[design/flow/config.mk]
export PLATFORM = sky130hd
export DESIGN_NAME = MIPS
export DESIGN_NICKNAME = MIPS
export VERILOG_FILES = /design/flow/design.v
export SDC_FILE = /design/flow/constraint.sdc
export NUM_CORES = 4
export LEC_CHECK = 0
export ABC_AREA = 1
export CAP_MARGIN = 20
export CORE_MARGIN = 7
export CORE_UTILIZATION = 35
export GPL_ROUTABILITY_DRIVEN = 0
export PLACE_DENSITY = 0.7
export SETUP_SLACK_MARGIN = 3.14
export SLEW_MARGIN = 20
[design/flow/constraint.sdc]
create_clock -name core_clock -period 15.0 [get_ports {clk}]
set_input_delay 3.0000 -clock core_clock [delete_from_list [all_inputs] [get_ports {clk}]]
set_output_delay 3.0000 -clock core_clock [all_outputs]
set_load 0.01 [all_outputs]
[design/flow/design.v]
`timescale 1ns / 1ps
module JC_block(
    input [15:0] jmp_address_pm,
    input [15:0] current_address,
    input [5:0] op,
    input [1:0] flag_ex,
    input interrupt,
    input clk,
    input reset,
    output [15:0] jmp_loc,
    output pc_mux_sel
    );
    wire JV;
    wire JNV;
    wire JZ;
    wire JNZ;
    wire JMP;
    wire RET;
    wire [1:0] flag_mux_1;
    wire [1:0] flag_mux_2;
    reg [1:0] flag_reg;
    wire [15:0] nxt_address;
    wire [15:0] current_address_mux;
    reg [15:0] current_address_reg;
    wire [15:0] jmp_address_mux;
    reg F1;
    reg F2;
    assign JV =  ~op[5] & op[4] & op[3] & op[2] & ~op[1] & ~op[0] ;  
    assign JNV = ~op[5] & op[4] & op[3] & op[2] & ~op[1] & op[0] ;  
    assign JZ =  ~op[5] & op[4] & op[3] & op[2] & op[1] & ~op[0] ;  
    assign JNZ = ~op[5] & op[4] & op[3] & op[2] & op[1] & op[0] ;  
    assign JMP = ~op[5] & op[4] & op[3] & ~op[2] & ~op[1] & ~op[0] ;
    assign RET = ~op[5] & op[4] & ~op[3] & ~op[2] & ~op[1] & ~op[0] ;
    assign flag_mux_1 = (F2) ? flag_ex : flag_reg ;
    assign flag_mux_2 = (RET) ? flag_reg : flag_ex ;
    assign nxt_address = current_address + 1;
    assign current_address_mux = (interrupt)? nxt_address : current_address_reg ;
    assign jmp_address_mux = (F1) ? 'hf0000 : jmp_address_pm;
    assign jmp_loc = (RET) ? current_address_reg : jmp_address_mux ;
    assign pc_mux_sel = ( JV & flag_mux_2[0] ) | ( ~flag_mux_2[0] & JNV ) | ( JZ & flag_mux_2[1] ) | ( ~flag_mux_2[1] & JNZ ) | JMP | RET | F1 ;
    always @(posedge clk ) begin
        if (reset) begin
            flag_reg <= flag_mux_1 ;
            current_address_reg <= current_address_mux ;
            F1 <= interrupt;
            F2 <= interrupt;  
        end
        else begin
            flag_reg <= 0 ;
            current_address_reg <= 0 ;
            F1 <= 0 ;
            F2 <= 0 ;
        end
    end
endmodule  
`timescale 1ns / 1ps
module stall_control_block(
    input [5:0] op,
    input clk,
    input reset,
    output stall,
    output reg stall_pm
    );
    wire HLT;
    wire ld;
    wire JUMP;
    reg ldD0;
    reg jumpD0;
    reg jumpD1;
    assign HLT = op[0] & (~op[1]) & (~op[2]) & (~op[3]) & op[4] & (~op[5]);
    assign ld  = (~op[0]) & (~op[1]) & op[2] & (~op[3]) & op[4] & (~op[5]) & (~ldD0);
    assign JUMP = op[2] & op[3] & op[4] & (~op[5]) &( ~jumpD1);
    assign stall = HLT | ld | JUMP;
    always @(posedge clk)
    begin
			if(reset)begin
					ldD0 <= ld;
					jumpD0 <= JUMP;
					jumpD1 <= jumpD0;
					stall_pm <= stall;
            end
			else begin
					ldD0 <= 0;
					jumpD0 <= 0;
					jumpD1 <= 0;
					stall_pm <= 0;
			end
     end
endmodule
`timescale 1ns / 1ps
module program_memory_block(
    output [31:0] ins,
    output [15:0] current_address,
    input [15:0] jmp_loc,
    input pc_mux_sel,
    input [31:0] pm_rdata,
    input stall,
    input stall_pm,
    input reset,
    input clk
    );
    wire [31:0] PM_out;
    wire [15:0] hold_address_tmp;
    wire [15:0] next_address_tmp;
    wire [31:0] ins_prv_tmp;
	wire [31:0] ins_pm;
    assign PM_out = pm_rdata;
    reg [15:0] hold_address;
    reg [15:0] next_address;
    wire [15:0] CAJ;
    wire [15:0] CAR; 
    reg [31:0] ins_prv;
    assign CAJ = (stall == 1'b0) ? next_address : hold_address;
    assign CAR = (pc_mux_sel == 1'b0) ? CAJ : jmp_loc;
    assign current_address  = (reset == 1'b0) ? 16'b0 : CAR;
    assign ins_pm = (stall_pm == 1'b0) ? PM_out : ins_prv;
    assign ins = (reset == 1'b0) ? 32'b0 : ins_pm;
    assign hold_address_tmp = (reset == 1'b0) ? 16'b0 : current_address;
    assign next_address_tmp = (reset == 1'b0) ? 16'b0 : current_address + 16'b0000000000000001;
    assign ins_prv_tmp = (reset == 1'b0) ? 32'b0 : ins;
    always @ (posedge clk) begin
    if(reset)
       begin
            hold_address <= hold_address_tmp;
            next_address <= next_address_tmp;
            ins_prv <= ins_prv_tmp;
       end
       else begin
            hold_address <= 0;
            next_address <= 0;
            ins_prv <= 0;
       end
    end
endmodule
`timescale 1ns / 1ps
module Register_Bank_Block(
     input [15:0] ans_ex,
    input [15:0] ans_dm,
    input [15:0] ans_wb,
    input [15:0] imm,
    input [4:0] RA,
    input [4:0] RB,
    input [4:0] RW_dm,
    input [1:0] mux_sel_A,
    input [1:0] mux_sel_B,
    input imm_sel,
    input clk,
    output [15:0] A,
    output [15:0] B
    );
reg [15:0] RegBank [31:0];
reg [15:0] AR;
reg [15:0] BR;
wire [15:0] BI;
always @(posedge clk)
begin  
        AR <= RegBank[RA];
        BR <= RegBank[RB];
        RegBank[RW_dm] <= ans_dm;
end
assign A = (mux_sel_A == 2'b00) ? AR :
    (mux_sel_A == 2'b01) ? ans_ex :
    (mux_sel_A == 2'b10) ? ans_dm :
    (mux_sel_A == 2'b11) ? ans_wb : 0 ;
assign BI = (mux_sel_B == 2'b00) ? BR :
    (mux_sel_B == 2'b01) ? ans_ex :
    (mux_sel_B == 2'b10) ? ans_dm :
    (mux_sel_B == 2'b11) ? ans_wb : 0 ;
assign B = (imm_sel == 1'b0) ? BI : imm ;
endmodule
`timescale 1ns / 1ps
module execution_block(input [15:0] A,
                       input [15:0] B,
                       input [15:0] data_in,
                       input [5:0] op_dec,
                       input clk,
                       input reset,
                       output reg [15:0] ans_ex,
                       output reg [15:0] DM_data,
                       output reg [15:0] data_out,
                       output [1:0] flag_ex);
    wire [15:0] ans_tmp;
    wire [15:0] data_out_buff;
    reg [1:0] flag_prv;
    assign {flag_ex[0], ans_tmp} = (op_dec == 6'b000000) ? A + B :   
                                   (op_dec == 6'b000001) ? A + (~B) + 1 :   
                                   (op_dec == 6'b000010) ? {1'b0, B} :   
                                   (op_dec == 6'b000100) ? {1'b0, A & B} :   
                                   (op_dec == 6'b000101) ? {1'b0, A | B} :   
                                   (op_dec == 6'b000110) ? {1'b0, A ^ B} :   
                                   (op_dec == 6'b000111) ? {1'b0, ~B} :   
                                   (op_dec == 6'b001000) ? A + B :   
                                   (op_dec == 6'b001001) ? A + (~B) + 1 :   
                                   (op_dec == 6'b001010) ? {1'b0, B} :   
                                   (op_dec == 6'b001100) ? {1'b0, A & B} :   
                                   (op_dec == 6'b001101) ? {1'b0, A | B} :   
                                   (op_dec == 6'b001110) ? {1'b0, A ^ B} :   
                                   (op_dec == 6'b001111) ? {1'b0, ~B} :   
                                   (op_dec == 6'b010000) ? {1'b0, ans_ex} :   
                                   (op_dec == 6'b010001) ? {1'b0, ans_ex} :   
                                   (op_dec == 6'b010100) ? {1'b0, A} :   
                                   (op_dec == 6'b010101) ? {1'b0, A} :   
                                   (op_dec == 6'b010110) ? {1'b0, data_in} :   
                                   (op_dec == 6'b010111) ? {1'b0, ans_ex} :   
                                   (op_dec == 6'b011000) ? {1'b0, ans_ex} :   
                                   (op_dec == 6'b011001) ? {1'b0, A << B} :   
                                   (op_dec == 6'b011010) ? {1'b0, A >> B} :   
                                   (op_dec == 6'b011011) ? {1'b0, $signed(A) >>> B} :   
                                   (op_dec == 6'b011100) ? {flag_prv[0], ans_ex} :   
                                   (op_dec == 6'b011101) ? {flag_prv[0], ans_ex} :   
                                   (op_dec == 6'b011110) ? {flag_prv[0], ans_ex} :   
                                   (op_dec == 6'b011111) ? {flag_prv[0], ans_ex} :   
                                   {1'b0, 16'b0};   
    assign data_out_buff = (op_dec == 6'b010111) ? A : 0;   
    assign flag_ex[1] = (op_dec >= 6'b011100) ? flag_prv[1]:
                        (op_dec >= 6'b010000 & op_dec != 6'b010111) ? 0:
                         (ans_ex == 0) ? 1'b1 : 0;
    always @(posedge clk) begin
        if (reset) begin
            ans_ex <= ans_tmp;
            data_out <= data_out_buff;
            DM_data <= B;
            flag_prv <= flag_ex;
        end
        else begin
            ans_ex <= 0;
            data_out <= 0;
            DM_data <= 0;
            flag_prv <= 0;
        end
    end
endmodule  
`timescale 1ns / 1ps
module Data_Memory_Block(
    input [15:0] ans_ex,
    input [15:0] DM_data,
    input mem_rw_ex,
    input mem_en_ex,
    input mem_mux_sel_dm,
    input reset,
    input clk,
    output dm_en,
    output dm_we,
    output [15:0] dm_addr,
    output [15:0] dm_wdata,
    input [15:0] dm_rdata,
    output [15:0] ans_dm
    );
reg [15:0] Ex_out;
wire [15:0] DM_out;
assign dm_en = mem_en_ex;
assign dm_we = mem_rw_ex;
assign dm_addr = ans_ex;
assign dm_wdata = DM_data;
assign DM_out = dm_rdata;
always @(posedge clk)
begin
    if(reset)
       begin
            Ex_out <= ans_ex;
       end
       else begin
            Ex_out <= 0;
       end
end
assign ans_dm = (mem_mux_sel_dm == 1'b0)? Ex_out : DM_out;
endmodule
`timescale 1ns / 1ps
module dc_block(
input [31:0]ins,
input clk,
input reset,
output reg [15:0] imm,
output reg[5:0]op_dec,
output [4:0] RW_dm,
output [1:0] mux_sel_A,
output [1:0] mux_sel_B,
output reg imm_sel,
output reg mem_en_ex,
output reg mem_rw_ex,
output reg mem_mux_sel_dm
    );
wire JMP,Cond_J,LD_fb,Imm,ld,ST;
reg ld_dff,st_dff,lower_dff;
assign JMP = (~ins[31] && ins[30] && ins[29] && ~ins[28] && ~ins[27] && ~ins[26]);
assign Cond_J = (~ins[31] && ins[30] && ins[29] && ins[28]);
assign LD_fb = (~ins[31] && ins[30] && ~ins[29] && ins[28] && ~ins[27] && ~ins[26] && ~ld_dff);
assign Imm = (~ins[31] && ~ins[30] && ins[29]);
assign ld = (~ins[31] && ins[30] && ~ins[29] && ins[28] && ~ins[27] && ~ins[26]);
assign ST = (~ins[31] && ins[30] && ~ins[29] && ins[28] && ~ins[27] && ins[26]);
wire [5:0]op_dec_tmp;
wire [14:0]extendand;
wire [14:0]extend;
assign op_dec_tmp = (reset==0?5'b0:ins[31:26]);
wire JCnor,ld_fb_dff_tmp;
reg ld_fb_dff;
assign JCnor = ~(JMP || Cond_J || ld_dff);
assign ld_fb_dff_tmp  = (reset==0?0:ld_fb_dff);
assign extend = (JCnor==0?15'b0:15'b111111111111111);
assign extendand[0] = (extend[0] && ins[11]);    
assign extendand[1] = (extend[1] && ins[12]); 
assign extendand[2] = (extend[2] && ins[13]); 
assign extendand[3] = (extend[3] && ins[14]); 
assign extendand[4] = (extend[4] && ins[15]); 
assign extendand[5] = (extend[5] && ins[16]); 
assign extendand[6] = (extend[6] && ins[17]); 
assign extendand[7] = (extend[7] && ins[18]); 
assign extendand[8] = (extend[8] && ins[19]); 
assign extendand[9] = (extend[9] && ins[20]); 
assign extendand[10] = (extend[10] && ins[21]); 
assign extendand[11] = (extend[11] && ins[22]); 
assign extendand[12] = (extend[12] && ins[23]); 
assign extendand[13] = (extend[13] && ins[24]); 
assign extendand[14] = (extend[14] && ins[25]); 
wire ldand,ld_dff_tmp,st_dff_tmp,lower_dff_tmp;
assign ldand = (ld && ~ld_dff);
assign ld_dff_tmp = (reset==0?0:ldand);
assign st_dff_tmp = (reset==0?0:ST);
assign lower_dff_tmp = (reset==0?0:ins[26]);
wire loweror,lowerand,ldff1_tmp,ldff2_tmp,ldff3_tmp,ldff4_tmp;
reg ldff_2;
assign loweror = (ld_dff || st_dff);
assign lowerand = (loweror && ~lower_dff);
assign ldff1_tmp = (reset==0?0:lower_dff);
assign ldff2_tmp = (reset==0?0:lowerand);
assign ldff3_tmp = (reset==0?0:loweror);
assign ldff4_tmp = (reset==0?0:ldff_2);
wire immdff_tmp;
assign immdff_tmp = (reset==0?0:Imm);
wire [15:0]immreg_tmp;
assign immreg_tmp = (reset==0?0:ins[15:0]);
reg [4:0]r1,r2,r3,r4,r5,r6;
wire [4:0]r1_tmp,r2_tmp,r3_tmp,r4_tmp,r5_tmp,r6_tmp;
assign r1_tmp = (reset==0?0:extendand[9:5]);
assign r2_tmp = (reset==0?0:extendand[14:10]);
assign r3_tmp = (reset==0?0:r2);
assign r4_tmp = (reset==0?0:r3);
assign r5_tmp = (reset==0?0:r4);
assign r6_tmp = (reset==0?0:extendand[4:0]);
assign RW_dm = r4;
wire comp1,comp2,comp3,comp4,comp5,comp6;
wire a1,a2,a3,a4;
assign comp1 = (r1==r3?1:0);
assign comp2 = (r1==r4?1:0);
assign comp3 = (r5==r1?1:0);
assign comp4 = (r3==r6?1:0);
assign comp5 = (r6==r4?1:0);
assign comp6 = (r5==r6?1:0);
assign a1 = (~comp1 && comp2);
assign a2 = (~comp1 && ~comp2 && comp3);
assign a3 = (~comp4 && comp5);
assign a4 = (~comp4 && ~comp5 && comp6);
wire [1:0]enc1,enc2;
assign enc1 = ((1 && (comp1==0) && (a1==0) && (a2==0))==1?2'b00:
                ((1 && (comp1==1) && (a1==0) && (a2==0))==1?2'b01:
					 ( (1 && (comp1==0 || comp1==1) && (a1==1) && (a2==0))==1?2'b10:2'b11)));
assign enc2 = ((1 && (comp4==0) && (a3==0) && (a4==0))==1?2'b00:
                ((1 && (comp4==1) && (a3==0) && (a4==0))==1?2'b01:
					 ( (1 && (comp4==0 || comp4==1) && (a3==1) && (a4==0))==1?2'b10:2'b11)));
assign mux_sel_A = enc1;
assign mux_sel_B = enc2;
always @(posedge clk)
begin
op_dec <= op_dec_tmp;
ld_fb_dff <= ld_fb_dff_tmp;
ld_dff <= ld_dff_tmp;
st_dff <= st_dff_tmp;
lower_dff <= lower_dff_tmp;
mem_rw_ex <= ldff1_tmp;
ldff_2 <= ldff2_tmp;
mem_mux_sel_dm <= ldff4_tmp;
mem_en_ex <= ldff3_tmp;
imm_sel <= immdff_tmp;
imm <= immreg_tmp;
r1 <= r1_tmp;
r2 <= r2_tmp;
r3 <= r3_tmp;
r4 <= r4_tmp;
r5 <= r5_tmp;
r6 <= r6_tmp;
end
endmodule
`timescale 1ns / 1ps
module write_back_block(
    input [15:0] ans_dm,
    input clk,
    input reset,
    output reg [15:0] ans_wb
    );
    always @(posedge clk)
    begin
       if(reset)
       begin
            ans_wb  <= ans_dm;
       end
       else begin
            ans_wb <= 0;
       end
    end
endmodule
`timescale 1ns / 1ps
module MIPS(
    input [15:0] data_in,
    input clk,
    input interrupt,
    input reset,
    output [15:0] data_out,
    output [15:0] pm_addr,
    input [31:0] pm_rdata,
    output dm_en,
    output dm_we,
    output [15:0] dm_addr,
    output [15:0] dm_wdata,
    input [15:0] dm_rdata
    );
wire [31:0] ins;
wire [15:0] A;
wire [15:0] B;
wire [15:0] Current_Address;
wire [15:0] ans_ex;
wire [15:0] ans_dm;
wire [15:0] ans_wb;
wire [1:0] mux_sel_A;
wire [1:0] mux_sel_B;
wire imm_sel;
assign pm_addr = Current_Address;
wire stall,stall_pm,pc_mux_sel;
wire [15:0] jmp_loc;
wire [1:0] flag_ex;
wire [15:0] DM_data;
wire [15:0] imm;
wire [5:0] op_dec;
wire [4:0] RW_dm;
wire mem_en_ex,mem_rw_ex,mem_mux_sel_dm;
JC_block jc(
    .jmp_address_pm(ins[14:0]),
    .current_address(Current_Address),
    .op(ins[31:26]),
    .flag_ex(flag_ex),
    .interrupt(interrupt),
    .clk(clk),
    .reset(reset),
    .jmp_loc(jmp_loc),
    .pc_mux_sel(pc_mux_sel)
    );
stall_control_block sc(
    .op(ins[31:26]),
    .clk(clk),
    .reset(reset),
    .stall(stall),
    .stall_pm(stall_pm)
    );
program_memory_block pm(
    .ins(ins),
    .current_address(Current_Address),
    .jmp_loc(jmp_loc),
    .pc_mux_sel(pc_mux_sel),
    .pm_rdata(pm_rdata),
    .stall(stall),
    .stall_pm(stall_pm),
    .reset(reset),
    .clk(clk)
    );
Register_Bank_Block reg_bank(
    .ans_ex(ans_ex),
    .ans_dm(ans_dm),
    .ans_wb(ans_wb),
    .imm(imm),
    .RA(ins[20:16]),
    .RB(ins[15:11]),
    .RW_dm(RW_dm),
    .mux_sel_A(mux_sel_A),
    .mux_sel_B(mux_sel_B),
    .imm_sel(imm_sel),
    .clk(clk),
    .A(A),
    .B(B)
    );
execution_block ex(
		.A(A),
		.B(B),
      .data_in(data_in),
      .op_dec(op_dec),
      .clk(clk),
      .reset(reset),
      .ans_ex(ans_ex),
      .DM_data(DM_data),
      .data_out(data_out),
      .flag_ex(flag_ex)
		);
Data_Memory_Block dm(
	 .ans_ex(ans_ex),
    .DM_data(DM_data),
    .mem_rw_ex(mem_rw_ex),
    .mem_en_ex(mem_en_ex),
    .mem_mux_sel_dm(mem_mux_sel_dm),
    .reset(reset),
    .clk(clk),
    .dm_en(dm_en),
    .dm_we(dm_we),
    .dm_addr(dm_addr),
    .dm_wdata(dm_wdata),
    .dm_rdata(dm_rdata),
    .ans_dm(ans_dm)
    );
dc_block dc(
	 .ins(ins),
    .clk(clk),
	 .reset(reset),
    .imm(imm),
    .op_dec(op_dec),
    .RW_dm(RW_dm),
    .mux_sel_A(mux_sel_A),
    .mux_sel_B(mux_sel_B),
    .imm_sel(imm_sel),
    .mem_en_ex(mem_en_ex),
    .mem_rw_ex(mem_rw_ex),
    .mem_mux_sel_dm(mem_mux_sel_dm)
    );
write_back_block wb(
    .ans_dm(ans_dm),
    .clk(clk),
    .reset(reset),
    .ans_wb(ans_wb)
    );
endmodule
[design/flow/run.sh]
#!/bin/bash
# the make line also repeats each setting of config.mk as NAME=value (left out here)
make -C /OpenROAD-flow-scripts/flow DESIGN_CONFIG=/design/flow/config.mk WORK_HOME=/design/flow/orfs CLKGATE_MAP_FILE= finish
==> results.json, run 1 <==
{
  "synth_cell_types": 63,
  "p_clk_mw": 2.02,
  "cp_top_family": "buffers and inverters",
  "ys_sh_aoi": 0.180,
  "synth-xor-area-share": 0.0125,
  "synth-main-ff-cell": "edfxtp_1",
  "irDropWorstVdd_mv": 0.0782,
  "ys_cells": 4885,
  "io_pins": 133,
  "netlist.area_leader.share": 0.379,
  "fin_tns_setup_ns": 0,
  "relSlewSlack": 0.106,
  "combPwrFrac": 0.290,
  "fin_skew_ns": 0.0541,
  "p_int_mw": 4.03,
  "tool_warnings": 61,
  "setup_viol": 0,
  "grt_usage": 0.222,
  "diodes": 0,
  "p_seq_frac": 0.385,
  "core_um2": 115000,
  "yosys_warnings": 9,
  "mux_share": 0.00321,
  "grt_pass1_vias": 36322,
  "vias_per_cell": 6.00,
  "hold_start": "dc.r2[4]",
  "grt_pass1_wl_mm": 220,
  "syn-cell-area_um2": 40500,
  "ys_top_cells_by_area": "edfxtp_1 (38%), dfxtp_1 (12%), o21ai_0 (8.2%)",
  "clockBufferDepth": 3,
  "syn-mean-instance-area_um2": 8.30,
  "ys.flops": 750,
  "critical_path_class": "primary input to primary output",
  "fmax_mhz": 86.8,
  "sw_frac_of_total": 0.352,
  "synthCells": 4885,
  "leakage_nw": 17.3,
  "hold_path.class": "register to register",
  "die_x_um": 354,
  "fp-utilization": 0.354,
  "overflow": 0,
  "final-comb-area_um2": 17700,
  "die_area_um2": 126000,
  "drt_wl_total_mm": 150,
  "crit_end": "pm_addr[15]",
  "fp_nets": 5003,
  "cts_max_level": 3,
  "r2r_setup_slack_ns": 7.91,
  "path_common_cell": "nand2_1",
  "critPathLaunchType": "primary input",
  "timing.rr.start": "dc.r4[2]",
  "drt_iter0_markers": 5777,
  "drcViolationCount": 0,
  "yosys-top-cells-count": "nor2_1 (847), nand2_1 (752), o21ai_0 (664)",
  "cp_num_cells": 32,
  "p_switching_mw": 2.19,
  "ant_nets": 0,
  "core.rowCount": 124,
  "worstReg2RegEnd": "jc.current_address_reg[12]",
  "cts_tree": "done",
  "syn2layout_area_growth_pct": 13.8,
  "period_minus_slack_ns": 11.52,
  "die_y_um": 354,
  "worst_path_max_delay_cell": "clkdlybuf4s50_1",
  "top_area_cell": "edfxtp_1",
  "portBuffers": 132,
  "synth-edff-count": 512,
  "worstPathArrival_ns": 8.52,
  "required_ns": 12.00,
  "cts-root-buf": "clkbuf_16",
  "grt_max_degree": 112,
  "worstPathMaxFanout": 48,
  "whs_endpoint": "dc.r3[4]",
  "dp_slack_ns": 2.11,
  "yosysMostFrequentCell": "nor2_1",
  "antenna_found_initial": 7,
  "r2r.worst_path.cells": 38,
  "power.group.top": "registers",
  "yosys.area_share.simple": 0.220,
  "drv_slew": 0,
  "insertion_delay_ns": 0.66,
  "cts.reportedPaths.clkPinSlew_ns": 0.06,
  "postSynthSeqShare": 0.497,
  "nNetsFinal": 4987,
  "fillers": 11101,
  "dr_total_vias": 38692,
  "cpPeakStageDelay_ns": 0.57,
  "fin_ws_ns": 3.48,
  "adder_share": 0.0161,
  "worst_pin_slew_ns": 1.33,
  "crit_buf_inv": 10,
  "drv_cap": 0,
  "p_seq_mw": 2.40,
  "finalClockPeriodUsage": 0.768,
  "cts.sinks": 750,
  "postCtsHoldBufs": 0,
  "avgRoutedWirePerCell_um": 23.2,
  "final_hold_viol_count": 0,
  "status": "finished clean",
  "topCombFamilyByArea": "simple AND/OR/NAND/NOR gates",
  "cts_inserted_buffers": 81,
  "end_kind": "primary output",
  "crit_start": "dm_rdata[2]",
  "p_per_area_nw_per_um2": 135,
  "rsz0062_at_grt": "no",
  "min_path_cells": 2,
  "powerComb_mw": 1.80,
  "yosys.stat.chipArea_um2": 40500,
  "power_frac_clock": 0.325,
  "firstDrtPassIters": 12,
  "seq_area_um2": 20100,
  "async_flop_share": 0,
  "dp_hpwl_mm": 93.6
}
## what timing repair did
| item | 4_1_cts | 5_1_grt |
|---|---|---|
| setup buffers | 3 | 7 |
| gates cloned | 1 | 2 |
| setup endpoints to repair | 16 | 16 |
| gates resized | 6 | 14 |
| pin swaps | 0 | 2 |
## metal layers
metal | vias up | track usage | share of wire
li1 | 16916 | - | -
met1 | 17983 | 0.281 | 0.36
met2 | 3128 | 0.347 | 0.44
met3 | 659 | 0.0536 | 0.13
met4 | 6 | 0.130 | 0.068
met5 | - | 0 | 0.00027
## metrics by stage
stage | power, mW | hold slack [ns] | std cells | utilization | cell area [µm²]
final | 6.22 | 0.415 | 6444 | 0.402 | 46100
after global routing | 6.44 | 0.433 | 6444 | 0.402 | 46100
after CTS | 6.13 | 0.416 | 6430 | 0.400 | 45900
after detailed placement | 4.13 | 0.402 | 6280 | 0.376 | 43100
after global placement | 4.10 | 0.396 | 6280 | 0.376 | 43100
after floorplan | 3.58 | 0.388 | 4885 | - | 40500
## layout make-up
type                    instances  area share
repair buffers                226      0.0458
clock buffers                 103      0.0482
inverters                     414      0.0343
clock inverters                43      0.0104
multi-input cells            3394       0.384
flip-flops and latches        750       0.436
repair inverters                2    0.000217
well taps                    1512      0.0410
==> run 2, diff against run 1 <==
Settings changed: ABC_AREA 1 to not set, CORE_ASPECT_RATIO set to 0.5, CORE_MARGIN 7 to 2, CORE_UTILIZATION 35 to 72, CTS_CLUSTER_DIAMETER set to 340, CTS_CLUSTER_SIZE set to 98, GPL_ROUTABILITY_DRIVEN 0 to not set, PLACE_DENSITY 0.7 to 0.37, SETUP_SLACK_MARGIN 3.14 to -0.63.
Clock period 15.0 ns to 6.37 ns, I/O delays scaled along.
==> run 2 against run 1 <==
Against the previous run: the flow now stops in global routing; die size fell by 54%; synthesized area is 0.20% lower; synthesized cell count down 18%.
==> results.json, run 2 <==
{
  "synth-xor-area-share": 0.0152,
  "netlist.area_leader.share": 0.380,
  "die_x_um": 339,
  "mux_share": 0.107,
  "cts_inserted_buffers": 11,
  "core.rowCount": 61,
  "die_area_um2": 58200,
  "syn-cell-area_um2": 40500,
  "yosys_warnings": 9,
  "postCtsHoldBufs": 0,
  "synthCells": 4017,
  "core_um2": 55600,
  "yosysMostFrequentCell": "nand2_1",
  "postSynthSeqShare": 0.497,
  "cts_max_level": 1,
  "yosys.stat.chipArea_um2": 40500,
  "ys_cells": 4017,
  "ys_top_cells_by_area": "edfxtp_1 (38%), dfxtp_1 (12%), nand2_1 (7.6%)",
  "gp_congestion": 1.17,
  "topCombFamilyByArea": "simple AND/OR/NAND/NOR gates",
  "synth_cell_types": 98,
  "fp_nets": 4135,
  "yosys.area_share.simple": 0.187,
  "adder_share": 0.0161,
  "portBuffers": 132,
  "synth-main-ff-cell": "edfxtp_1",
  "status": "aborted with a tool error",
  "cts-root-buf": "clkbuf_16",
  "dp_hpwl_mm": 108,
  "ys.flops": 749,
  "io_pins": 133,
  "clockBufferDepth": 3,
  "outcome.stop_stage": "global routing",
  "die_y_um": 172,
  "ys_sh_aoi": 0.139,
  "fp-utilization": 0.728,
  "async_flop_share": 0,
  "synth-edff-count": 512,
  "dp_slack_ns": -1.45,
  "yosys-top-cells-count": "nand2_1 (818), edfxtp_1 (512), nor2_1 (263)",
  "cts.sinks": 749,
  "top_area_cell": "edfxtp_1",
  "syn-mean-instance-area_um2": 10.1
}
-- run 2: through the flow --
step | util | hold WS, ns | setup TNS (ns) | area (µm²) | cells
4_1_cts | 0.814 | 0.447 | -14.50 | 45200 | 5021
3_3_place_gp | 0.803 | 0.404 | -31.61 | 44600 | 4980
2_1_floorplan | - | 0.393 | -11.65 | 40500 | 4017
3_5_place_dp | 0.803 | 0.415 | -38.05 | 44600 | 4981
-- run 2: timing repair --
action / in CTS
pin swaps: 12
gates resized: 88
endpoints found under the setup margin: 19
hold endpoints to repair: 0
setup buffers: 21
gates cloned: 3
==> run 3, diff against run 2 <==
Settings changed: CAP_MARGIN 20 to 40, CELL_PAD_IN_SITES_DETAIL_PLACEMENT set to 0, CELL_PAD_IN_SITES_GLOBAL_PLACEMENT set to 1, CORE_ASPECT_RATIO 0.5 to 1.86, CORE_UTILIZATION 72 to 40, CTS_CLUSTER_DIAMETER 340 to 205, CTS_CLUSTER_SIZE 98 to not set, GPL_ROUTABILITY_DRIVEN set to 0, GPL_TIMING_DRIVEN set to 1, PLACE_DENSITY 0.37 to 0.92, SETUP_SLACK_MARGIN -0.63 to not set, SLEW_MARGIN 20 to 40.
Clock period 6.37 ns to 6.41 ns, I/O delays scaled along.
==> run 3 against run 2 <==
Against the previous run: the layout now fails its checks (negative setup slack); die size is 78% higher; synthesized cell count stayed put; synthesized area stayed put.
==> results.json, run 3 <==
{
  "grt_pass1_vias": 37240,
  "die_area_um2": 104000,
  "leakage_nw": 18.6,
  "period_minus_slack_ns": 7.46,
  "dr_total_vias": 38622,
  "mux_share": 0.107,
  "path_common_cell": "buf_6",
  "worst_pin_slew_ns": 1.22,
  "critPathLaunchType": "primary input",
  "setup_viol": 26,
  "ys_cells": 4017,
  "insertion_delay_ns": 0.69,
  "crit_start": "dm_rdata[12]",
  "die_y_um": 438,
  "io_pins": 133,
  "dp_hpwl_mm": 110,
  "synth-edff-count": 512,
  "ys.flops": 749,
  "worstPathArrival_ns": 6.18,
  "postCtsHoldBufs": 0,
  "synth-main-ff-cell": "edfxtp_1",
  "synth_cell_types": 98,
  "core.rowCount": 159,
  "p_seq_frac": 0.367,
  "antenna_found_initial": 39,
  "whs_endpoint": "sc.jumpD0",
  "p_seq_mw": 5.58,
  "finalClockPeriodUsage": 1.16,
  "worstPathMaxFanout": 34,
  "irDropWorstVdd_mv": 0.193,
  "cts.sinks": 749,
  "status": "finished with violations",
  "crit_end": "pm_addr[0]",
  "cts.reportedPaths.clkPinSlew_ns": 0.08,
  "powerComb_mw": 5.34,
  "fp_nets": 4135,
  "end_kind": "primary output",
  "synth-xor-area-share": 0.0152,
  "async_flop_share": 0,
  "cpPeakStageDelay_ns": 0.69,
  "tool_warnings": 76,
  "p_clk_mw": 4.27,
  "crit_chain": "dlygate4sd2_1 -> mux2_2 -> buf_4 -> o2bb2ai_1 -> a221o_1 -> ha_1 -> nor4_1 -> nand2_1 -> a21oi_4 -> o41ai_2 -> a221o_1 -> a41oi_4 -> buf_12 -> o21a_4 -> buf_6 -> a211oi_4 -> a21oi_2 -> and2_4 -> buf_6 -> buf_6",
  "yosys_warnings": 9,
  "ys_top_cells_by_area": "edfxtp_1 (38%), dfxtp_1 (12%), nand2_1 (7.6%)",
  "hold_path.class": "register to register",
  "grt_pass1_wl_mm": 252,
  "crit_buf_inv": 6,
  "drcViolationCount": 0,
  "syn-mean-instance-area_um2": 10.1,
  "ant_nets": 0,
  "fin_ws_ns": -1.05,
  "syn-cell-area_um2": 40500,
  "syn2layout_area_growth_pct": 22.5,
  "combPwrFrac": 0.351,
  "top_area_cell": "edfxtp_1",
  "die_x_um": 237,
  "min_path_cells": 1,
  "timing.rr.start": "dc.r4[1]",
  "drv_slew": 0,
  "r2r.worst_path.cells": 35,
  "adder_share": 0.0161,
  "topCombFamilyByArea": "simple AND/OR/NAND/NOR gates",
  "p_per_area_nw_per_um2": 307,
  "power.group.top": "registers",
  "cts_max_level": 3,
  "clockBufferDepth": 3,
  "r2r_setup_slack_ns": -0.49,
  "power_frac_clock": 0.281,
  "cp_num_cells": 20,
  "grt_usage": 0.337,
  "overflow": 0,
  "worstReg2RegEnd": "jc.current_address_reg[12]",
  "relSlewSlack": 0.188,
  "yosys-top-cells-count": "nand2_1 (818), edfxtp_1 (512), nor2_1 (263)",
  "p_switching_mw": 5.41,
  "synthCells": 4017,
  "drt_wl_total_mm": 173,
  "drv_cap": 0,
  "cts_inserted_buffers": 67,
  "fp-utilization": 0.402,
  "cts_tree": "done",
  "grt_max_degree": 170,
  "so_faults": "negative setup slack",
  "final_hold_viol_count": 0,
  "hold_start": "sc.jumpD1",
  "firstDrtPassIters": 14,
  "fin_tns_setup_ns": -19.59,
  "fmax_mhz": 134,
  "p_int_mw": 9.78,
  "fin_skew_ns": 0.0428,
  "nNetsFinal": 4542,
  "sw_frac_of_total": 0.356,
  "avgRoutedWirePerCell_um": 29.9,
  "critical_path_class": "primary input to primary output",
  "netlist.area_leader.share": 0.380,
  "rsz0062_at_grt": "yes",
  "whs_ns": 0.388,
  "core_um2": 101000,
  "yosysMostFrequentCell": "nand2_1",
  "postSynthSeqShare": 0.497,
  "cts-root-buf": "clkbuf_16",
  "worst_path_max_delay_cell": "dlygate4sd2_1",
  "vias_per_cell": 6.67,
  "cp_top_family": "AND-OR/OR-AND gates",
  "yosys.area_share.simple": 0.187,
  "portBuffers": 132,
  "ys_sh_aoi": 0.139,
  "required_ns": 5.13,
  "yosys.stat.chipArea_um2": 40500,
  "drt_iter0_markers": 5554
}
[run 3: layout make-up]
class	instances	area (µm²)
Tap cell	1288	1610
Timing Repair Buffer	641	5470
Sequential cell	749	20100
Inverter	90	394
Antenna cell	28	70.1
Multi-Input combinational cell	2875	19600
Clock inverter	39	412
Clock buffer	80	1830
Fill cell	8818	51100
[run 3: routing by layer]
layer  global-route usage  share of wire  up-vias
li1                     -              -    15758
met1                0.322           0.29    18152
met2                0.517           0.45     3387
met3                0.182           0.14     1300
met4                0.308           0.12       25
met5               0.0242         0.0022        -
[run 3: timing repair]
action / CTS / global route
pin swaps: 54 / 25
cloned: 2 / 0
buffers inserted: 73 / 17
gates resized: 163 / 50
endpoints found under the setup margin: 27 / 30
[run 3: through the flow]
stage          cells  cell area (µm²)  setup slack (ns)  power [mW]  utilization
6_report        5790            49600             -1.05        15.2        0.492
5_1_grt         5767            49500             -1.09        15.6        0.492
4_1_cts         5740            48900            -0.748        14.5        0.486
3_5_place_dp    5546            45700             -1.61        10.1        0.454
3_3_place_gp    5546            45700             -1.60        10.1        0.454
2_1_floorplan   4017            40600            -0.831        8.17            -
==> run 4, diff against run 3 <==
Settings changed: ABC_AREA set to 1, CELL_PAD_IN_SITES_DETAIL_PLACEMENT 0 to 1, CELL_PAD_IN_SITES_GLOBAL_PLACEMENT 1 to 2, CORE_ASPECT_RATIO 1.86 to 1.71, CORE_MARGIN 2 to 10, CORE_UTILIZATION 40 to 23, GPL_ROUTABILITY_DRIVEN 0 to 1, HOLD_SLACK_MARGIN set to -0.01, PLACE_DENSITY 0.92 to not set, SETUP_SLACK_MARGIN set to 0.1, SLEW_MARGIN 40 to 20.
Clock period 6.41 ns to 11.7 ns, I/O delays scaled along.
==> run 4 against run 3 <==
Against the previous run: core utilization down 22 points; flip-flop count up 1; combinational power down 52%; critical path type unchanged; the run now finishes clean; critical endpoint is now pm_addr[7]; worst setup slack better by 2.2 ns; highest routed layer unchanged; sequential power down 45%.
==> results.json, run 4 <==
{
  "status": "finished clean",
  "die_area_um2": 194000,
  "ant_nets": 0,
  "drv_slew": 0,
  "path_common_cell": "nand2_1",
  "worstReg2RegEnd": "jc.current_address_reg[15]",
  "cts_max_level": 3,
  "synth_cell_types": 63,
  "finalClockPeriodUsage": 0.899,
  "grt_usage": 0.203,
  "cp_num_cells": 32,
  "portBuffers": 132,
  "p_seq_frac": 0.382,
  "combPwrFrac": 0.319,
  "async_flop_share": 0,
  "synth-edff-count": 512,
  "mux_share": 0.00321,
  "whs_endpoint": "sc.ldD0",
  "fp-utilization": 0.231,
  "p_seq_mw": 3.07,
  "cts.reportedPaths.clkPinSlew_ns": 0.06,
  "yosys_warnings": 9,
  "insertion_delay_ns": 0.67,
  "setup_viol": 0,
  "r2r_setup_slack_ns": 4.21,
  "fp_nets": 5003,
  "cts.sinks": 750,
  "worst_pin_slew_ns": 1.11,
  "antenna_found_initial": 6,
  "synthCells": 4885,
  "fin_tns_setup_ns": 0,
  "crit_start": "dm_rdata[0]",
  "ys_top_cells_by_area": "edfxtp_1 (38%), dfxtp_1 (12%), o21ai_0 (8.2%)",
  "p_switching_mw": 3.07,
  "place_area_um2": 45500,
  "p_clk_mw": 2.40,
  "yosys.area_share.simple": 0.220,
  "rsz0062_at_grt": "no",
  "overflow": 0,
  "cts_resized": 0,
  "core.rowCount": 201,
  "core_um2": 175000,
  "yosysMostFrequentCell": "nor2_1",
  "post-route-util": 0.273,
  "tool_warnings": 70,
  "syn-mean-instance-area_um2": 8.30,
  "nNetsFinal": 5030,
  "grt_pass1_vias": 39702,
  "critical_path_class": "primary input to primary output",
  "yosys-top-cells-count": "nor2_1 (847), nand2_1 (752), o21ai_0 (664)",
  "postCtsHoldBufs": 0,
  "hold_start": "sc.ldD0",
  "ys_cells": 4885,
  "synth-xor-area-share": 0.0125,
  "power.group.top": "registers",
  "drt_wl_total_mm": 205,
  "dr_total_vias": 37297,
  "ys.flops": 750,
  "fmax_mhz": 95.1,
  "r2r.worst_path.cells": 39,
  "design_area_um2": 47800,
  "min_path_cells": 1,
  "powerComb_mw": 2.56,
  "worst_path_max_delay_cell": "clkdlybuf4s50_1",
  "end_kind": "primary output",
  "cpPeakStageDelay_ns": 0.55,
  "avgRoutedWirePerCell_um": 28.1,
  "leakage_nw": 17.5,
  "cts_inserted_buffers": 78,
  "power_frac_clock": 0.299,
  "crit_end": "pm_addr[7]",
  "period_minus_slack_ns": 10.52,
  "drt_iter0_markers": 2078,
  "p_int_mw": 4.97,
  "required_ns": 9.36,
  "worstPathMaxFanout": 15,
  "yosys.stat.chipArea_um2": 40500,
  "io_pins": 133,
  "die_x_um": 341,
  "sw_frac_of_total": 0.381,
  "clockBufferDepth": 3,
  "postSynthSeqShare": 0.497,
  "fin_skew_ns": 0.0310,
  "adder_share": 0.0161,
  "final_hold_viol_count": 0,
  "top_area_cell": "edfxtp_1",
  "drv_cap": 0,
  "gp_congestion": 0.923,
  "dp_hpwl_mm": 144,
  "firstDrtPassIters": 5,
  "worstPathArrival_ns": 8.18,
  "netlist.area_leader.share": 0.379,
  "timing.rr.start": "dc.r3[0]",
  "drcViolationCount": 0,
  "syn2layout_area_growth_pct": 17.9,
  "cts_setup_buffers": 0,
  "topCombFamilyByArea": "simple AND/OR/NAND/NOR gates",
  "relSlewSlack": 0.258,
  "synth-main-ff-cell": "edfxtp_1",
  "ys_sh_aoi": 0.180,
  "cts_tree": "done",
  "crit_buf_inv": 10,
  "grt_max_degree": 150,
  "grt_pass1_wl_mm": 290,
  "irDropWorstVdd_mv": 0.113,
  "cts-root-buf": "clkbuf_16",
  "vias_per_cell": 5.10,
  "hold_path.class": "register to register",
  "critPathLaunchType": "primary input",
  "syn-cell-area_um2": 40500,
  "p_per_area_nw_per_um2": 168,
  "cp_top_family": "buffers and inverters",
  "die_y_um": 569
}
-- run 4: metal layers --
layer  GRT usage  wire [µm]  vias up
met5           0         25        -
met4       0.125      14300        4
met3      0.0217       6970      436
met2       0.389     109000      933
met1       0.209      74700    18962
li1            -          -    16962
-- run 4: through the flow --
| stage | total power [mW] | worst slack [ns] | instances | hold WS [ns] |
|---|---|---|---|---|
| after floorplan | 4.59 | 2.85 | 4885 | 0.388 |
| after global placement | 5.65 | 1.20 | 7121 | 0.397 |
| after detailed placement | 5.69 | 1.18 | 7165 | 0.401 |
| after CTS | 8.12 | 1.14 | 7304 | 0.412 |
| after global routing | 8.41 | 0.698 | 7306 | 0.425 |
| final | 8.04 | 1.18 | 7306 | 0.411 |
-- run 4: layout make-up --
| type | count | area, µm² |
|---|---|---|
| Clock buffer | 102 | 2120 |
| Fill cell | 20607 | 127000 |
| Inverter | 414 | 1580 |
| Antenna cell | 1 | 2.50 |
| Tap cell | 2334 | 2920 |
| Clock inverter | 37 | 208 |
| Timing Repair Buffer | 275 | 3020 |
| Sequential cell | 750 | 20100 |
| Multi-Input combinational cell | 3393 | 17800 |
==> run 5, diff against run 4 <==
Settings changed: ABC_AREA 1 to not set, CELL_PAD_IN_SITES_DETAIL_PLACEMENT 1 to 0, CELL_PAD_IN_SITES_GLOBAL_PLACEMENT 2 to 1, CORE_ASPECT_RATIO 1.71 to not set, CORE_MARGIN 10 to 2, CORE_UTILIZATION 23 to 40, GPL_ROUTABILITY_DRIVEN 1 to 0, HOLD_SLACK_MARGIN -0.01 to not set, PLACE_DENSITY set to 0.92, SETUP_SLACK_MARGIN 0.1 to not set.
Clock period 11.7 ns to 6.41 ns, I/O delays scaled along.
==> run 5 against run 4 <==
Against the previous run: the layout now fails its checks (negative setup slack); clock skew increased by 0.0086 ns; critical path depth decreased by 10; final cell count decreased by 20%; routed wire length decreased by 20%; core utilization increased by 24 points; design area increased by 6.6%.
==> results.json, run 5 <==
{
  "setup_viol": 49,
  "ys_cells": 4017,
  "synthCells": 4017,
  "fp_nets": 4135,
  "final_hold_viol_count": 0,
  "syn-mean-instance-area_um2": 10.1,
  "status": "finished with violations",
  "required_ns": 5.13,
  "fillers": 8412,
  "timing.rr.start": "dc.mem_mux_sel_dm",
  "mux_share": 0.107,
  "drv_slew": 0,
  "crit_start": "dm_rdata[7]",
  "cpPeakStageDelay_ns": 0.41,
  "synth-edff-count": 512,
  "netlist.area_leader.share": 0.380,
  "powerComb_mw": 5.54,
  "overflow": 0,
  "crit_chain": "dlygate4sd2_1 -> mux2_4 -> buf_6 -> nor3_4 -> o31ai_4 -> mux2i_4 -> inv_2 -> ha_2 -> or3_4 -> o21ai_2 -> a21oi_1 -> a21oi_2 -> a31oi_2 -> or3_1 -> a221o_1 -> o21a_2 -> buf_4 -> buf_6 -> o21a_4 -> buf_6 -> a211oi_4 -> buf_2",
  "end_kind": "primary output",
  "r2r.worst_path.cells": 33,
  "finalClockPeriodUsage": 1.15,
  "ys.flops": 749,
  "p_clk_mw": 4.71,
  "fin_skew_ns": 0.0396,
  "drcViolationCount": 0,
  "postCtsHoldBufs": 0,
  "cts-root-buf": "clkbuf_16",
  "grt_pass1_vias": 36203,
  "drv_cap": 0,
  "grt_max_degree": 200,
  "worstReg2RegEnd": "jc.current_address_reg[14]",
  "p_seq_mw": 5.59,
  "core_um2": 100000,
  "yosys.area_share.simple": 0.187,
  "leakage_nw": 19.2,
  "p_per_area_nw_per_um2": 311,
  "ys_top_cells_by_area": "edfxtp_1 (38%), dfxtp_1 (12%), nand2_1 (7.6%)",
  "die_area_um2": 104000,
  "insertion_delay_ns": 0.66,
  "vias_per_cell": 6.63,
  "firstDrtPassIters": 21,
  "synth-xor-area-share": 0.0152,
  "irDropWorstVdd_mv": 0.243,
  "crit_buf_inv": 7,
  "yosys_warnings": 9,
  "dp_hpwl_mm": 100,
  "die_x_um": 322,
  "fp-utilization": 0.404,
  "postSynthSeqShare": 0.497,
  "p_int_mw": 10.3,
  "cts_tree": "done",
  "relSlewSlack": 0.246,
  "cts_max_level": 3,
  "ant_nets": 0,
  "core.rowCount": 116,
  "ys_sh_aoi": 0.139,
  "fin_ws_ns": -0.970,
  "adder_share": 0.0161,
  "cp_top_family": "AND-OR/OR-AND gates",
  "worst_pin_slew_ns": 1.13,
  "hold_start": "sc.ldD0",
  "dp_slack_ns": -1.41,
  "worstPathMaxFanout": 5,
  "top_area_cell": "edfxtp_1",
  "antenna_found_initial": 16,
  "clockBufferDepth": 3,
  "fmax_mhz": 135,
  "worstPathArrival_ns": 6.10,
  "r2r_setup_slack_ns": -0.62,
  "path_common_cell": "buf_6",
  "nNetsFinal": 4603,
  "power_frac_clock": 0.297,
  "grt_pass1_wl_mm": 232,
  "hold_path.class": "register to register",
  "min_path_cells": 1,
  "crit_end": "pm_addr[10]",
  "topCombFamilyByArea": "simple AND/OR/NAND/NOR gates",
  "yosysMostFrequentCell": "nand2_1",
  "syn-cell-area_um2": 40500,
  "dr_total_vias": 38829,
  "cp_num_cells": 22,
  "portBuffers": 132,
  "tool_warnings": 70,
  "whs_endpoint": "sc.ldD0",
  "so_faults": "negative setup slack",
  "critical_path_class": "primary input to primary output",
  "cts.reportedPaths.clkPinSlew_ns": 0.06,
  "period_minus_slack_ns": 7.38,
  "sw_frac_of_total": 0.350,
  "p_seq_frac": 0.353,
  "power.group.top": "registers",
  "combPwrFrac": 0.350,
  "grt_usage": 0.299,
  "critPathLaunchType": "primary input",
  "worst_path_max_delay_cell": "nor3_4",
  "avgRoutedWirePerCell_um": 28.1,
  "yosys-top-cells-count": "nand2_1 (818), edfxtp_1 (512), nor2_1 (263)",
  "drt_wl_total_mm": 164,
  "final-comb-area_um2": 20200,
  "async_flop_share": 0,
  "io_pins": 133,
  "drt_iter0_markers": 7372,
  "seq_area_um2": 20100,
  "fin_tns_setup_ns": -24.79,
  "p_switching_mw": 5.54,
  "cts.sinks": 749,
  "synth_cell_types": 98,
  "synth-main-ff-cell": "edfxtp_1",
  "rsz0062_at_grt": "yes",
  "cts_inserted_buffers": 78,
  "syn2layout_area_growth_pct": 25.9,
  "die_y_um": 322,
  "yosys.stat.chipArea_um2": 40500
}
==> run 5: metal layers <==
metal	global-route usage	wire length (µm)
met5	0.00189	102
met2	0.438	68900
met1	0.360	54600
met3	0.121	26400
met4	0.203	14400
==> run 5: per-stage QoR <==
step / std cells / instance area [µm²] / util / hold slack (ns) / power, mW
final: 5854 / 50900 / 0.509 / 0.415 / 15.9
after CTS: 5795 / 49500 / 0.495 / 0.416 / 15.1
after floorplan: 4017 / 40600 / - / 0.393 / 8.17
after global placement: 5506 / 45300 / 0.452 / 0.405 / 10.0
after global routing: 5851 / 50900 / 0.508 / 0.429 / 16.2
after detailed placement: 5514 / 45400 / 0.453 / 0.405 / 10.1
==> run 5: cell type report <==
type,count,area share
diodes,7,0.000344
clock buffers,105,0.0431
clock inverters,39,0.00899
inverters,90,0.00740
multi-input cells,2877,0.397
flip-flops and latches,749,0.395
well taps,1298,0.0319
repair buffers,689,0.115
==> run 5: what timing repair did <==
action / CTS / global route
gates resized: 194 / 190
cloned: 1 / 4
pin swaps: 50 / 92
endpoints found under the setup margin: 26 / 50
setup buffers: 137 / 57
==> run 6, diff against run 5 <==
Settings changed: ABC_AREA set to 1, CAP_MARGIN 40 to 30, CELL_PAD_IN_SITES_DETAIL_PLACEMENT 0 to 2, CELL_PAD_IN_SITES_GLOBAL_PLACEMENT 1 to not set, CORE_MARGIN 2 to 4, CTS_CLUSTER_DIAMETER 205 to 391, CTS_CLUSTER_SIZE set to 52, GPL_TIMING_DRIVEN 1 to 0, MAX_ROUTING_LAYER set to met4, MIN_ROUTING_LAYER set to met2, PLACE_DENSITY 0.92 to not set, PLACE_DENSITY_LB_ADDON set to 0.13, SETUP_SLACK_MARGIN set to 3.16.
Clock period 6.41 ns to 12.0 ns, I/O delays scaled along.
==> run 6 against run 5 <==
Against the previous run: the run now fails in global routing; die size grew 2.7%; synthesized cell count grew 22%; synthesized area grew 0.20%.
==> results.json, run 6 <==
{
  "yosys.area_share.simple": 0.220,
  "syn-mean-instance-area_um2": 8.30,
  "fp_nets": 5003,
  "postCtsHoldBufs": 0,
  "core.rowCount": 116,
  "synth-edff-count": 512,
  "adder_share": 0.0161,
  "die_area_um2": 106000,
  "postSynthSeqShare": 0.497,
  "synth_cell_types": 63,
  "cts.sinks": 750,
  "status": "aborted with a tool error",
  "cts_inserted_buffers": 18,
  "ys_top_cells_by_area": "edfxtp_1 (38%), dfxtp_1 (12%), o21ai_0 (8.2%)",
  "clockBufferDepth": 3,
  "synthCells": 4885,
  "syn-cell-area_um2": 40500,
  "fp-utilization": 0.404,
  "outcome.stop_stage": "global routing",
  "place_area_um2": 44300,
  "ys_cells": 4885,
  "io_pins": 133,
  "yosys-top-cells-count": "nor2_1 (847), nand2_1 (752), o21ai_0 (664)",
  "die_x_um": 326,
  "synth-main-ff-cell": "edfxtp_1",
  "dp_hpwl_mm": 184,
  "ys_sh_aoi": 0.180,
  "topCombFamilyByArea": "simple AND/OR/NAND/NOR gates",
  "firstError": "[ERROR GRT-0116] Global routing finished with congestion. Check the congestion regions in the DRC Viewer.",
  "die_y_um": 326,
  "synth-xor-area-share": 0.0125,
  "core_um2": 100000,
  "yosysMostFrequentCell": "nor2_1",
  "mux_share": 0.00321,
  "cts-root-buf": "clkbuf_16",
  "ys.flops": 750,
  "async_flop_share": 0,
  "top_area_cell": "edfxtp_1",
  "yosys.stat.chipArea_um2": 40500,
  "portBuffers": 131,
  "grt_usage": 0.956,
  "cts_max_level": 1,
  "netlist.area_leader.share": 0.379,
  "overflow": 3659,
  "yosys_warnings": 9
}
-- run 6: repair_timing --
action | CTS
resized | 340
endpoints found under the setup margin | 51
pin swaps | 49
setup buffers | 91
gates cloned | 4
-- run 6: through the flow --
stage,cells,worst slack (ns)
floorplan,4885,3.23
global placement,6373,0.294
detailed placement,6413,-0.386
CTS,6539,2.93
-- run 6: routing by layer --
| metal | GRT usage | overflow |
|---|---|---|
| met1 | - | - |
| met2 | 0.957 | 1230 |
| met3 | 1.02 | 1827 |
| met4 | 0.859 | 602 |
| met5 | - | - |
==> run 7, diff against run 6 <==
Settings changed: ABC_AREA 1 to 0, SETUP_SLACK_MARGIN 3.16 to 1.47.
Clock period 12.0 ns to 9.21 ns, I/O delays scaled along.
==> run 7 against run 6 <==
Against the previous run: the flow again stops in global routing; synthesized cell count down 18%; synthesized area down 0.20%; die size down 0.20%.
==> results.json, run 7 <==
{
  "yosys_warnings": 9,
  "clockBufferDepth": 3,
  "fp_nets": 4135,
  "io_pins": 133,
  "yosys.area_share.simple": 0.187,
  "synth-edff-count": 512,
  "postSynthSeqShare": 0.497,
  "synthCells": 4017,
  "yosys.stat.chipArea_um2": 40500,
  "status": "aborted with a tool error",
  "ys_cells": 4017,
  "synth-xor-area-share": 0.0152,
  "top_area_cell": "edfxtp_1",
  "synth_cell_types": 98,
  "yosys-top-cells-count": "nand2_1 (818), edfxtp_1 (512), nor2_1 (263)",
  "ys_sh_aoi": 0.139,
  "adder_share": 0.0161,
  "syn-mean-instance-area_um2": 10.1,
  "ys.flops": 749,
  "core_um2": 100000,
  "mux_share": 0.107,
  "synth-main-ff-cell": "edfxtp_1",
  "cts-root-buf": "clkbuf_16",
  "grt_usage": 0.807,
  "die_area_um2": 106000,
  "ys_top_cells_by_area": "edfxtp_1 (38%), dfxtp_1 (12%), nand2_1 (7.6%)",
  "portBuffers": 132,
  "overflow": 991,
  "die_y_um": 326,
  "async_flop_share": 0,
  "yosysMostFrequentCell": "nand2_1",
  "topCombFamilyByArea": "simple AND/OR/NAND/NOR gates",
  "cts_inserted_buffers": 18,
  "die_x_um": 326,
  "firstError": "[ERROR GRT-0116] Global routing finished with congestion. Check the congestion regions in the DRC Viewer.",
  "cts_max_level": 1,
  "cts.sinks": 749,
  "postCtsHoldBufs": 0,
  "core.rowCount": 116,
  "netlist.area_leader.share": 0.380,
  "fp-utilization": 0.403,
  "dp_hpwl_mm": 154,
  "outcome.stop_stage": "global routing",
  "syn-cell-area_um2": 40500
}
[run 7: routing by layer]
| metal | GRT overflow | track usage |
|---|---|---|
| met1 | - | - |
| met2 | 194 | 0.839 |
| met3 | 620 | 0.867 |
| met4 | 177 | 0.646 |
| met5 | - | - |
[run 7: timing repair]
item,CTS
cloned,11
resized,312
setup endpoints to repair,59
pin swaps,46
setup buffers,94
[run 7: stage by stage]
| stage | power (mW) | worst slack (ns) | instances | area, µm² | setup TNS (ns) |
|---|---|---|---|---|---|
| global placement | 6.82 | -2.23 | 5506 | 43600 | -47.26 |
| CTS | 8.85 | 0.609 | 5698 | 47000 | 0 |
| floorplan | 5.68 | 1.13 | 4017 | 40600 | 0 |
| detailed placement | 7.01 | -1.84 | 5561 | 44500 | -34.85 |
==> run 8, diff against run 7 <==
Settings changed: ABC_AREA 0 to not set, CAP_MARGIN 30 to 20, CELL_PAD_IN_SITES_DETAIL_PLACEMENT 2 to not set, CORE_MARGIN 4 to 2, CORE_UTILIZATION 40 to 72, CTS_CLUSTER_DIAMETER 391 to not set, CTS_CLUSTER_SIZE 52 to 24, GPL_ROUTABILITY_DRIVEN 0 to not set, GPL_TIMING_DRIVEN 0 to not set, MAX_ROUTING_LAYER met4 to not set, MIN_ROUTING_LAYER met2 to not set, PLACE_DENSITY_LB_ADDON 0.13 to 0.28, SETUP_SLACK_MARGIN 1.47 to 1.8, SLEW_MARGIN 20 to 40.
Clock period 9.21 ns to 10.5 ns, I/O delays scaled along.
==> run 8 against run 7 <==
Against the previous run: the flow again stops in global routing; die size shrank 45%; synthesized area unchanged; synthesized cell count unchanged.
==> results.json, run 8 <==
{
  "cts-root-buf": "clkbuf_16",
  "synthCells": 4017,
  "postSynthSeqShare": 0.497,
  "top_area_cell": "edfxtp_1",
  "core.rowCount": 86,
  "cts.sinks": 749,
  "adder_share": 0.0161,
  "yosys.area_share.simple": 0.187,
  "overflow": 5,
  "syn-cell-area_um2": 40500,
  "synth-edff-count": 512,
  "cts_inserted_buffers": 76,
  "cts_max_level": 3,
  "yosys-top-cells-count": "nand2_1 (818), edfxtp_1 (512), nor2_1 (263)",
  "gp_congestion": 1.19,
  "die_area_um2": 58100,
  "synth-xor-area-share": 0.0152,
  "clockBufferDepth": 3,
  "status": "aborted with a tool error",
  "topCombFamilyByArea": "simple AND/OR/NAND/NOR gates",
  "yosys_warnings": 9,
  "synth-main-ff-cell": "edfxtp_1",
  "portBuffers": 132,
  "ys.flops": 749,
  "firstError": "[ERROR GRT-0116] Global routing finished with congestion. Check the congestion regions in the DRC Viewer.",
  "io_pins": 133,
  "outcome.stop_stage": "global routing",
  "die_x_um": 241,
  "ys_top_cells_by_area": "edfxtp_1 (38%), dfxtp_1 (12%), nand2_1 (7.6%)",
  "fp_nets": 4135,
  "yosysMostFrequentCell": "nand2_1",
  "core_um2": 55300,
  "die_y_um": 241,
  "netlist.area_leader.share": 0.380,
  "ys_cells": 4017,
  "fp-utilization": 0.731,
  "yosys.stat.chipArea_um2": 40500,
  "dp_hpwl_mm": 104,
  "place_area_um2": 42700,
  "mux_share": 0.107,
  "ys_sh_aoi": 0.139,
  "postCtsHoldBufs": 0,
  "grt_usage": 0.745,
  "async_flop_share": 0,
  "synth_cell_types": 98,
  "syn-mean-instance-area_um2": 10.1
}
-- run 8: per-layer routing --
| metal | track usage | overflow |
|---|---|---|
| met1 | 0.773 | 0 |
| met2 | 0.897 | 1 |
| met3 | 0.615 | 1 |
| met4 | 0.674 | 3 |
| met5 | 0.260 | 0 |
-- run 8: stage by stage --
| stage | total power [mW] | hold WS (ns) | instances | setup WS [ns] | utilization |
|---|---|---|---|---|---|
| floorplan | 4.97 | 0.393 | 4017 | 1.81 | - |
| global placement | 5.80 | 0.400 | 4733 | 0.406 | 0.771 |
| detailed placement | 5.82 | 0.405 | 4734 | 0.351 | 0.772 |
| CTS | 8.79 | 0.414 | 4926 | 1.80 | 0.834 |
-- run 8: what timing repair did --
action,in CTS
cloned,9
gates resized,146
setup endpoints to repair,19
pin swaps,23
buffers inserted,41
==> run 9, diff against run 8 <==
Settings changed: CAP_MARGIN 20 to 5, CELL_PAD_IN_SITES_DETAIL_PLACEMENT set to 2, CORE_UTILIZATION 72 to 40, CTS_CLUSTER_SIZE 24 to not set, GPL_ROUTABILITY_DRIVEN set to 0, GPL_TIMING_DRIVEN set to 0, HOLD_SLACK_MARGIN set to 0.26, PLACE_DENSITY set to 0.37, PLACE_DENSITY_LB_ADDON 0.28 to not set, SETUP_SLACK_MARGIN 1.8 to not set, SLEW_MARGIN 40 to 25.
Clock period 10.5 ns to 7.82 ns, I/O delays scaled along.
==> run 9 against run 8 <==
Against the previous run: the layout now fails its checks (max-capacitance violations, max-slew violations, negative setup slack); synthesized area stayed put; die size is 78% higher; synthesized cell count stayed put.
==> results.json, run 9 <==
{
  "portBuffers": 132,
  "critPathLaunchType": "register",
  "timing.rr.start": "dc.r3[0]",
  "die_y_um": 322,
  "drv_cap": 1,
  "adder_share": 0.0161,
  "sw_frac_of_total": 0.378,
  "mux_share": 0.107,
  "top_area_cell": "edfxtp_1",
  "syn-mean-instance-area_um2": 10.1,
  "grt_usage": 0.437,
  "nNetsFinal": 4568,
  "yosys-top-cells-count": "nand2_1 (818), edfxtp_1 (512), nor2_1 (263)",
  "topCombFamilyByArea": "simple AND/OR/NAND/NOR gates",
  "yosys_warnings": 9,
  "post-route-util": 0.503,
  "synth-edff-count": 512,
  "period_minus_slack_ns": 8.17,
  "netlist.area_leader.share": 0.380,
  "crit_end": "pm_addr[10]",
  "cts_inserted_buffers": 89,
  "final_hold_viol_count": 0,
  "p_int_mw": 8.71,
  "drv_slew": 2,
  "critical_path_class": "register to primary output",
  "io_pins": 133,
  "total_power_mw": 14.0,
  "async_flop_share": 0,
  "grt_pass1_wl_mm": 319,
  "cts-root-buf": "clkbuf_16",
  "avgRoutedWirePerCell_um": 40.3,
  "required_ns": 6.26,
  "combPwrFrac": 0.336,
  "cts.sinks": 749,
  "p_switching_mw": 5.29,
  "end_kind": "primary output",
  "fillers": 10139,
  "die_x_um": 322,
  "grt_pass1_vias": 41022,
  "finalClockPeriodUsage": 1.05,
  "worst_path_max_delay_cell": "o41ai_2",
  "die_area_um2": 104000,
  "synth-main-ff-cell": "edfxtp_1",
  "cts.reportedPaths.clkPinSlew_ns": 0.06,
  "yosys.stat.chipArea_um2": 40500,
  "postSynthSeqShare": 0.497,
  "dr_total_vias": 40484,
  "ys.flops": 749,
  "fmax_mhz": 122,
  "core.rowCount": 116,
  "synthCells": 4017,
  "fin_skew_ns": 0.0393,
  "yosysMostFrequentCell": "nand2_1",
  "r2r.worst_path.cells": 44,
  "core_um2": 100000,
  "ys_sh_aoi": 0.139,
  "p_per_area_nw_per_um2": 278,
  "crit_buf_inv": 8,
  "power.group.top": "combinational logic",
  "setup_viol": 21,
  "cp_num_cells": 26,
  "synth_cell_types": 98,
  "fin_ws_ns": -0.355,
  "rsz0062_at_grt": "yes",
  "drt_iter0_markers": 5898,
  "syn-cell-area_um2": 40500,
  "place_area_um2": 44100,
  "dp_slack_ns": -3.22,
  "hold_start": "sc.ldD0",
  "worstPathMaxFanout": 10,
  "worstPathArrival_ns": 6.61,
  "status": "finished with violations",
  "ys_cells": 4017,
  "power_frac_clock": 0.328,
  "cp_top_family": "AND-OR/OR-AND gates",
  "crit_start": "dc.r3[0]",
  "overflow": 0,
  "so_faults": "max-capacitance violations, max-slew violations, negative setup slack",
  "design_area_um2": 50300,
  "antenna_found_initial": 26,
  "clockBufferDepth": 3,
  "drt_wl_total_mm": 235,
  "dp_hpwl_mm": 154,
  "worstReg2RegEnd": "jc.current_address_reg[11]",
  "tool_warnings": 64,
  "ys_top_cells_by_area": "edfxtp_1 (38%), dfxtp_1 (12%), nand2_1 (7.6%)",
  "powerComb_mw": 4.71,
  "ant_nets": 0,
  "fp_nets": 4135,
  "vias_per_cell": 6.93,
  "hold_path.class": "register to register",
  "cts_tree": "done",
  "cts_max_level": 3,
  "p_seq_mw": 4.70,
  "firstDrtPassIters": 6,
  "insertion_delay_ns": 0.71,
  "syn2layout_area_growth_pct": 24.5,
  "whs_endpoint": "sc.ldD0",
  "fp-utilization": 0.404,
  "yosys.area_share.simple": 0.187,
  "min_path_cells": 1,
  "p_clk_mw": 4.59,
  "worst_pin_slew_ns": 1.70,
  "drcViolationCount": 0,
  "relSlewSlack": -0.145,
  "synth-xor-area-share": 0.0152,
  "grt_max_degree": 33,
  "irDropWorstVdd_mv": 0.255,
  "cpPeakStageDelay_ns": 0.47,
  "r2r_setup_slack_ns": -0.22,
  "p_seq_frac": 0.336,
  "fin_tns_setup_ns": -3.51,
  "leakage_nw": 18.3
}
## run 9: routing by layer
layer  GRT usage  share of wire
met5           0        0.00057
met3       0.128           0.11
met2       0.661           0.43
met1       0.520           0.36
met4       0.345          0.098
## run 9: what timing repair did
| action | CTS | global route |
|---|---|---|
| cloned | 14 | 0 |
| hold buffers | 0 | 0 |
| buffers inserted | 127 | 50 |
| setup endpoints to repair | 66 | 23 |
| pin swaps | 51 | 46 |
| gates resized | 343 | 109 |
## run 9: area by class of cell
class / count / area, µm² / share of cell area
repair buffers: 344 / 3160 / 0.0627
clock inverters: 58 / 663 / 0.0132
repair inverters: 1 / 8.76 / 0.000174
flip-flops and latches: 749 / 20200 / 0.400
inverters: 90 / 388 / 0.00770
well taps: 1298 / 1620 / 0.0323
diodes: 15 / 37.5 / 0.000746
plain buffers: 289 / 1430 / 0.0283
clock buffers: 109 / 2490 / 0.0495
multi-input cells: 2886 / 20400 / 0.405
## run 9: stage by stage
stage          hold WS [ns]  instances
4_1_cts               0.422       5773
5_1_grt               0.443       5826
6_report              0.421       5839
3_5_place_dp          0.406       5480
2_1_floorplan         0.393       4017
3_3_place_gp          0.405       5447
Power figures rest on the tool's default switching activity, not on a simulated workload.
